==> build 34: inputs <==
==> flow/design.v <==
module jt49_dcrm2 #(parameter sw=8) (
    input                clk,
    input                cen,
    input                rst,
    input         [sw-1:0]  din,
    output signed [sw-1:0]  dout
);
localparam dw=10;  
reg  signed [sw+dw:0] integ, exact, error;
reg  signed [sw:0] pre_dout;
reg signed [sw:0] q;
always @(*) begin
    exact = integ+error;
    q = exact[sw+dw:dw];
    pre_dout  = { 1'b0, din } - q;
end
assign dout = pre_dout[sw-1:0];
always @(posedge clk)
    if( rst ) begin
        integ <= {sw+dw+1{1'b0}};
        error <= {sw+dw+1{1'b0}};
    end else if( cen ) begin
        integ <= integ + pre_dout;  
        error <= exact-{q, {dw{1'b0}}};
    end
endmodule
module iir_1st_order
#(
	parameter COEFF_WIDTH = 18,
	parameter COEFF_SCALE = 15,
	parameter DATA_WIDTH  = 16,
	parameter COUNT_BITS  = 10
)
(
	input clk,
	input reset,
	input [COUNT_BITS - 1 : 0] div,
	input signed [COEFF_WIDTH - 1 : 0] A2, B1, B2,
   input signed [DATA_WIDTH - 1 :0] in,
   output [DATA_WIDTH - 1:0] out
);
	reg signed [DATA_WIDTH-1:0] x0,x1,y0;
	reg signed [DATA_WIDTH + COEFF_WIDTH - 1 : 0] out32;
	reg [COUNT_BITS - 1:0] count;
	assign out = y0;
	always @ (*) begin
		out32 <= (B1*x0 + B2*x1) - A2*y0;  
	end
	always @ (posedge clk) begin
		if(reset) begin
			count <= 0;
			x0 <= 0;
			x1 <= 0;
			y0 <= 0;
		end
		else begin
			count <= count + 1'd1;
			if (count == div - 1) begin
					count <= 0;
					y0 <= {out32[DATA_WIDTH + COEFF_WIDTH - 1] , out32[COEFF_SCALE + DATA_WIDTH - 2 : COEFF_SCALE]};
					x1 <= x0;
					x0 <= in;
			end
		end
	end
endmodule  
module iir_2nd_order
#(
	parameter COEFF_WIDTH = 18,
	parameter COEFF_SCALE = 14,
	parameter DATA_WIDTH  = 16,
	parameter COUNT_BITS  = 10
)
(
	input clk,
	input reset,
	input [COUNT_BITS - 1 : 0] div,
	input signed [COEFF_WIDTH - 1 : 0] A2, A3, B1, B2, B3,
   input signed [DATA_WIDTH - 1 : 0] in,
   output [DATA_WIDTH - 1 : 0] out
);
	reg signed [DATA_WIDTH-1 : 0] x0,x1,x2;
	reg signed [DATA_WIDTH-1 : 0] y0,y1;
	reg signed [(DATA_WIDTH + COEFF_WIDTH - 1) : 0] out32;
	reg [COUNT_BITS : 0] count;
	assign out = y0;
	always @ (*) begin
		out32 <= (B1*x0 + B2*x1 + B3*x2) - (A2*y0 + A3*y1);  
	end
	always @ (posedge clk) begin
		if(reset) begin
			count <=  0;
			x0 <= 0;
			x1 <= 0;
			x2 <= 0;
			y0 <= 0;
			y1 <= 0; 
		end
		else begin
			count <= count + 1'd1;
			if (count == div - 1) begin
					count <= 0;
					y1 <= y0;
					y0 <= {out32[DATA_WIDTH + COEFF_WIDTH - 1] , out32[(DATA_WIDTH + COEFF_SCALE - 2) : COEFF_SCALE]};
					x2 <= x1;
					x1 <= x0;
					x0 <= in;
			end
		end
	end
endmodule  
module arkanoid_lpf(
	input clk,
	input reset,
	input signed [15:0] in,
	output signed [15:0] out);
	wire [9:0] div = 10'd256;  
	wire signed [17:0] A2;
	wire signed [17:0] B2;
	wire signed [17:0] B1;
	wire signed [15:0] audio_post_lpf1;
	assign A2 = -18'd18211;
	assign B1 = 18'd7278;
	assign B2 = 18'd7278;
	iir_1st_order lpf6db(.clk(clk),
								.reset(reset),
								.div(div),
								.A2(A2),
								.B1(B1),
								.B2(B2),
								.in(in),
								.out(audio_post_lpf1)); 
	assign out = audio_post_lpf1;
endmodule
module arkanoid_audio
(
	input                clk_48m,
	input                reset,       
	input          [9:0] sound_raw,   
	input                pause,
	input                vol_boost,
	output signed [15:0] sound
);
reg [8:0] div;
always @(posedge clk_48m) begin
	if(!reset)
		div <= 9'd0;
	else
		div <= div + 9'd1;
end
wire dcrm_cen = !div;
wire signed [15:0] sound_dcrm;
jt49_dcrm2 #(16) dcrm
(
	.clk(clk_48m),
	.cen(dcrm_cen),
	.rst(~reset),
	.din({5'd0, sound_raw}),
	.dout(sound_dcrm)
);
wire signed [15:0] sound_filtered;
arkanoid_lpf lpf
(
	.clk(clk_48m),
	.reset(~reset),
	.in(sound_dcrm),
	.out(sound_filtered)
);
assign sound = pause ? 16'd0 : vol_boost ? (sound_filtered <<< 16'd5) : (sound_filtered <<< 16'd4);
endmodule
==> flow/run.sh <==
#!/bin/bash
# the make line also repeats each setting of config.mk as NAME=value (left out here)
make -C /OpenROAD-flow-scripts/flow DESIGN_CONFIG=/design/flow/config.mk WORK_HOME=/design/flow/orfs CLKGATE_MAP_FILE= finish
==> flow/config.mk <==
export PLATFORM = sky130hd
export DESIGN_NAME = arkanoid_audio
export DESIGN_NICKNAME = arkanoid_audio
export VERILOG_FILES = /design/flow/design.v
export SDC_FILE = /design/flow/constraint.sdc
export NUM_CORES = 4
export LEC_CHECK = 0
export CAP_MARGIN = 15
export CORE_MARGIN = 2
export CORE_UTILIZATION = 71
export CTS_CLUSTER_DIAMETER = 29
export CTS_CLUSTER_SIZE = 41
export MAX_ROUTING_LAYER = met4
export SETUP_SLACK_MARGIN = 2.65
export SLEW_MARGIN = 20
==> flow/constraint.sdc <==
create_clock -name core_clock -period 9.59 [get_ports {clk_48m}]
set_input_delay 1.9180 -clock core_clock [delete_from_list [all_inputs] [get_ports {clk_48m}]]
set_output_delay 1.9180 -clock core_clock [all_outputs]
set_load 0.01 [all_outputs]
==> inputs of trial 61, as changes to build 34 <==
- ABC_AREA: not set -> 1
- CAP_MARGIN: 15 -> 20
- CELL_PAD_IN_SITES_DETAIL_PLACEMENT: not set -> 2
- CORE_ASPECT_RATIO: not set -> 1.11
- CORE_MARGIN: 2 -> 3
- CORE_UTILIZATION: 71 -> 58
- CTS_CLUSTER_DIAMETER: 29 -> not set
- CTS_CLUSTER_SIZE: 41 -> 45
- HOLD_SLACK_MARGIN: not set -> 0.19
- MAX_ROUTING_LAYER: met4 -> not set
- SETUP_SLACK_MARGIN: 2.65 -> not set
- TNS_END_PERCENT: not set -> 40
==> flow/constraint.sdc (replaced) <==
create_clock -name core_clock -period 17.0 [get_ports {clk_48m}]
set_input_delay 3.4000 -clock core_clock [delete_from_list [all_inputs] [get_ports {clk_48m}]]
set_output_delay 3.4000 -clock core_clock [all_outputs]
set_load 0.01 [all_outputs]
==> inputs of build 45, as changes to build 34 <==
- ABC_AREA: not set -> 1
- CAP_MARGIN: 15 -> 20
- CELL_PAD_IN_SITES_DETAIL_PLACEMENT: not set -> 2
- CORE_UTILIZATION: 71 -> 40
- CTS_CLUSTER_DIAMETER: 29 -> not set
- CTS_CLUSTER_SIZE: 41 -> not set
- HOLD_SLACK_MARGIN: not set -> 0.19
- MAX_ROUTING_LAYER: met4 -> not set
- SETUP_SLACK_MARGIN: 2.65 -> not set
==> flow/constraint.sdc (replaced) <==
create_clock -name core_clock -period 20.0 [get_ports {clk_48m}]
set_input_delay 4.0000 -clock core_clock [delete_from_list [all_inputs] [get_ports {clk_48m}]]
set_output_delay 4.0000 -clock core_clock [all_outputs]
set_load 0.01 [all_outputs]
==> results <==
Build 34 finished with timing, DRC and antenna clean. Build 45 finished clean. Trial 61 never finished: it broke off in 3_5_place_dp on DPL-0033. Final cell count: build 45 is higher than build 34 (about 23%). Wire length: build 45 is higher than build 34 (82%). Count of clock-buffer cells in the layout: build 34 is lower than build 45 (1). Against build 45, the clock skew of build 34 is lower by 0.0087 ns. Non-clock buffer count: build 34 is higher than build 45 (70). Setup slack: build 45 is higher than build 34 (8.6 ns). Register-to-register slack: build 45 is higher than build 34 (8.6 ns). Area after synthesis: build 45 is larger than build 34 (about 4%). Sequential cell count is the same in build 34 and build 45.

---

==> inputs of job 1300 <==
RTL: the design.v shown in full above, as it stands there.
make LEC_CHECK=0 CAP_MARGIN=20 CORE_MARGIN=2 CORE_UTILIZATION=40 SLEW_MARGIN=20 finish   # period 20.0 ns
run.sh (not shown) runs the stock make flow with config.mk's settings and CLKGATE_MAP_FILE=.
==> job 4379 (differences from job 1300) <==
Settings changed: CORE_UTILIZATION 40 to 71, SETUP_SLACK_MARGIN set to -0.35.
==> flow/constraint.sdc (replaced) <==
create_clock -name core_clock -period 8.26 [get_ports {clk_48m}]
set_input_delay 1.6520 -clock core_clock [delete_from_list [all_inputs] [get_ports {clk_48m}]]
set_output_delay 1.6520 -clock core_clock [all_outputs]
set_load 0.01 [all_outputs]
==> job 4898 (differences from job 1300) <==
Settings changed: CORE_UTILIZATION 40 to 67, CTS_CLUSTER_DIAMETER set to 146, CTS_CLUSTER_SIZE set to 98, PLACE_DENSITY set to 0.4, SETUP_SLACK_MARGIN set to -1.74.
==> results <==
Of job 1300 and job 4379, job 1300 has the higher register-to-register slack (gap 11 ns). Clock-buffer cell count: job 4898 is higher than job 1300 (2). The highest clock skew belongs to job 4379, the lowest to job 1300. In job 4898 the sequential share of layout area is higher than in job 4379, by 0.91 points. Job 4379 produced a layout that fails on negative setup slack. Job 4898 passed the timing, design-rule and antenna checks. Job 1300 finished clean.

---

==> v29 <==
RTL: the design.v shown in full above, as it stands there.
export LEC_CHECK = 0
export ABC_AREA = 1
export CAP_MARGIN = 20
export CORE_ASPECT_RATIO = 1.45
export CORE_MARGIN = 2
export CORE_UTILIZATION = 72
export CTS_CLUSTER_SIZE = 10
export PLACE_DENSITY = 0.42
export SETUP_SLACK_MARGIN = 0.97
export SLEW_MARGIN = 20
export TNS_END_PERCENT = 15
create_clock -name core_clock -period 8.82 [get_ports {clk_48m}]
==> inputs of v9, as changes to v29 <==
==> flow/config.mk (replaced) <==
export PLATFORM = sky130hd
export DESIGN_NAME = arkanoid_audio
export DESIGN_NICKNAME = arkanoid_audio
export VERILOG_FILES = /design/flow/design.v
export SDC_FILE = /design/flow/constraint.sdc
export NUM_CORES = 4
export LEC_CHECK = 0
export CAP_MARGIN = 20
export CELL_PAD_IN_SITES_DETAIL_PLACEMENT = 1
export CORE_MARGIN = 2
export CORE_UTILIZATION = 54
export CTS_CLUSTER_SIZE = 90
export PLACE_DENSITY_LB_ADDON = 0.16
export SETUP_SLACK_MARGIN = -1.72
export SLEW_MARGIN = 10
export TNS_END_PERCENT = 5
==> flow/constraint.sdc (replaced) <==
create_clock -name core_clock -period 20.0 [get_ports {clk_48m}]
set_input_delay 4.0000 -clock core_clock [delete_from_list [all_inputs] [get_ports {clk_48m}]]
set_output_delay 4.0000 -clock core_clock [all_outputs]
set_load 0.01 [all_outputs]
==> comparison <==
v29 stopped in global routing (5_1_grt), error GRT-0232. v9 completed with no timing, DRC or antenna violations.
Between v9 and v29, the lower synthesized cell count is in v9 (gap 13%, measured against v29).
Between v29 and v9, the lower synthesized area is in v9 (gap 3.9%, measured against v9).
Of v29 and v9, v9 has the higher die size (gap about 22%, measured against v9).
==> figures <==
item	v9	v29
Share of synthesized area occupied by flip-flops and latches	9.39%	9.04%
Cell count listed in synth_stat.txt	2463	2837
Share of synthesized cell area in full adder, half adder and majority cells	51.0%	49.1%
Post-placement setup slack	9.49 ns	-0.377 ns
Die X-Extent	207 µm	153 µm
Final weighted congestion in routability-driven placement	0.973	1.14
Floorplan row count	74	78
Synthesized-area fraction occupied by xor and xnor cells	6.36%	5.51%
Post-CTS setup-driven buffer insertion count	0	15
Distinct cell type count after synthesis	86	56
Simple Share, Synth	10.1%	12.9%
Standard cell area after detailed placement	22900 µm²	25200 µm²
Placeable core region	40600 µm²	31400 µm²
Number of gates given a new drive strength after cts	0	88
Total cell area reported by yosys after synthesis	22200 µm²	23000 µm²
Post-synthesis share of cell area spent on and-or and or-and gates	11.3%	10.3%
Floorplan die area	42700 µm²	33500 µm²
Area of the mapped netlist	22200 µm²	23000 µm²
Core utilization at floorplan	54.6%	73.3%
Top area contributor share	32.0%	30.8%
Placed Cells incl. Taps	2986	3384
Status	no timing/DRC/antenna violations	did not finish
Failing step	-	global routing (5_1_grt)
